==> inputs of run F <==
// comparator_latch
module comparator_latch #
(
  parameter n_to_response_time = -1038,
  parameter p_to_response_time = -1020,
  parameter const_response_time = 1285,
  parameter n_to_tau = -1248,
  parameter p_to_tau = 1037,
  parameter const_tau = 1042,
  parameter n_to_response_time_lh = -1752,
  parameter p_to_response_time_lh = -1006,
  parameter const_response_time_lh = 1185,
  parameter n_to_tau_lh = 1131,
  parameter p_to_tau_lh = -1115,
  parameter const_tau_lh = 1529
)
(
  input clk,
  input reset,
  input sys_clk,
  input [15-1:0] n,
  input [15-1:0] p,
  output [35-1:0] out
);
Settings: LEC_CHECK=0, ABC_AREA=1, CAP_MARGIN=20, CORE_MARGIN=2, CORE_UTILIZATION=71, CTS_CLUSTER_DIAMETER=272, CTS_CLUSTER_SIZE=96, PLACE_DENSITY=0.38, SETUP_SLACK_MARGIN=3.1, SLEW_MARGIN=20; clock period 13.3 ns.
run.sh (not shown) runs the stock make flow with config.mk's settings and CLKGATE_MAP_FILE=.
==> inputs of run C, as changes to run F <==
Settings changed: ABC_AREA 1 to default, SETUP_SLACK_MARGIN 3.1 to default.
==> flow/constraint.sdc (replaced) <==
create_clock -name core_clock -period 16.9 [get_ports {clk}]
set_input_delay 3.3800 -clock core_clock [delete_from_list [all_inputs] [get_ports {clk}]]
set_output_delay 3.3800 -clock core_clock [all_outputs]
set_load 0.01 [all_outputs]
==> inputs of run K, as changes to run F <==
Settings changed: ABC_AREA 1 to default, CORE_UTILIZATION 71 to 40, CTS_CLUSTER_DIAMETER 272 to default, CTS_CLUSTER_SIZE 96 to default, PLACE_DENSITY 0.38 to default, SETUP_SLACK_MARGIN 3.1 to 3.36.
==> flow/constraint.sdc (replaced) <==
create_clock -name core_clock -period 24.8 [get_ports {clk}]
set_input_delay 4.9600 -clock core_clock [delete_from_list [all_inputs] [get_ports {clk}]]
set_output_delay 4.9600 -clock core_clock [all_outputs]
set_load 0.01 [all_outputs]
==> results <==
quantity                                                                  run F                    run K                       run C
Result of the run                                                did not finish  timing/DRC/antenna clean  complete, but fails checks
Last stage reached                                     global routing (5_1_grt)                        -                           -
Reasons for failing layout checks                                             -                        -                setup timing
Final HPWL DP                                                            158 mm                   106 mm                      125 mm
Comb/total area                                                               -                    80.1%                       72.7%
MUX share of area                                                            0%                  0.0578%                     0.0578%
Chip area                                                             83000 um2               138000 um2                   78500 um2
Timing endpoint of the critical path                                          -  state_cycle_counter[11]      state_cycle_counter[3]
Critical Path Source Type                                                     -               input port                  input port
Highest cell delay on the worst timing path                                   -                  0.68 ns                     0.58 ns
Number of nets in the layout                                                  -                     8354                        9261
Detailed-route DRC error count                                                -                        0                           0
WHS Endpoint                                                                  -                   fsm[0]     state_cycle_counter[15]
Required time reported for the critical path endpoint                         -                 24.96 ns                    17.05 ns
Largest fanout on the critical path                                           -                        6                           6
Clock-cell share of area                                                      -                   0.132%                      0.127%
Buf+Inv Stages, Crit Path                                                     -                       14                          13
Number of clock buffer instances in the layout                                -                        3                           3
Seq/total area                                                                -                   0.823%                      0.757%


==> job 4217: inputs <==
Starting RTL as in the previous note.
make LEC_CHECK=0 ABC_AREA=0 CAP_MARGIN=20 CELL_PAD_IN_SITES_DETAIL_PLACEMENT=0 CORE_ASPECT_RATIO=0.61 CORE_MARGIN=10 CORE_UTILIZATION=55 CTS_CLUSTER_DIAMETER=80 CTS_CLUSTER_SIZE=66 GPL_TIMING_DRIVEN=0 MIN_ROUTING_LAYER=met1 PLACE_DENSITY_LB_ADDON=0.07 SETUP_SLACK_MARGIN=1.73 SLEW_MARGIN=20 finish   # period 20.1 ns
==> job 1876 (differences from job 4217) <==
--- a/flow/config.mk
+++ b/flow/config.mk
@@ -10,9 +10,8 @@
 export CELL_PAD_IN_SITES_DETAIL_PLACEMENT = 0
 export CORE_ASPECT_RATIO = 0.61
-export CORE_MARGIN = 10
-export CORE_UTILIZATION = 55
-export CTS_CLUSTER_DIAMETER = 80
+export CORE_MARGIN = 2
+export CORE_UTILIZATION = 58
 export CTS_CLUSTER_SIZE = 66
-export GPL_TIMING_DRIVEN = 0
+export GPL_TIMING_DRIVEN = 1
 export MIN_ROUTING_LAYER = met1
 export PLACE_DENSITY_LB_ADDON = 0.07
==> job 7603 (differences from job 4217) <==
==> flow/config.mk (replaced) <==
export PLATFORM = sky130hd
export DESIGN_NAME = comparator_latch
export DESIGN_NICKNAME = comparator_latch
export VERILOG_FILES = /design/flow/design.v
export SDC_FILE = /design/flow/constraint.sdc
export NUM_CORES = 4
export LEC_CHECK = 0
export CAP_MARGIN = 20
export CORE_MARGIN = 2
export CORE_UTILIZATION = 66
export SLEW_MARGIN = 20
==> flow/constraint.sdc (replaced) <==
create_clock -name core_clock -period 14.6 [get_ports {clk}]
set_input_delay 2.9200 -clock core_clock [delete_from_list [all_inputs] [get_ports {clk}]]
set_output_delay 2.9200 -clock core_clock [all_outputs]
set_load 0.01 [all_outputs]
==> qor summary <==
	job 7603	job 4217	job 1876
Result of the run	complete, but fails checks	complete, but fails checks	complete, but fails checks
Reasons for failing layout checks	setup timing	setup timing	setup timing
Max Clock Skew	0.00396 ns	0.00933 ns	0.00635 ns
Startpoint of the lowest-slack register-to-register path	state_cycle_counter[10]$_SDFFE_PP0P_	fsm[4]$_DFF_P_	state_cycle_counter[3]$_SDFFE_PP0P_
Global-route wire length before repair	230,000 um	204,000 um	220,000 um
Critical Path Stages	78	74	74
Total Die Area	84,300 sq um	112,000 sq um	95,900 sq um
Crit path capture	state_cycle_counter[8]$_SDFFE_PP0P_	state_cycle_counter[0]$_SDFFE_PP0P_	state_cycle_counter[0]$_SDFFE_PP0P_
Via count of the first global-routing pass	45,900	37,500	41,300
Core Region	81,600 sq um	97,200 sq um	92,400 sq um
Worst slack at placement	-6.18 ns	-3.90 ns	-1.70 ns
Site Rows	105	89	87
Met1 Use GR	47.4%	38.9%	48.8%
Post-route insts no fill	7,958	7,223	7,952
Most Used Layer, Global Route	met2	met1	met1
Area grow syn2layout	23.1%	9.76%	19.9%
Post-CTS clock slew at the launch and capture registers of the worst setup and hold paths	0.06 ns	0.07 ns	0.07 ns
Die Span X	290 um	422 um	395 um
Cell depth of the worst flop-to-flop path	7	8	8
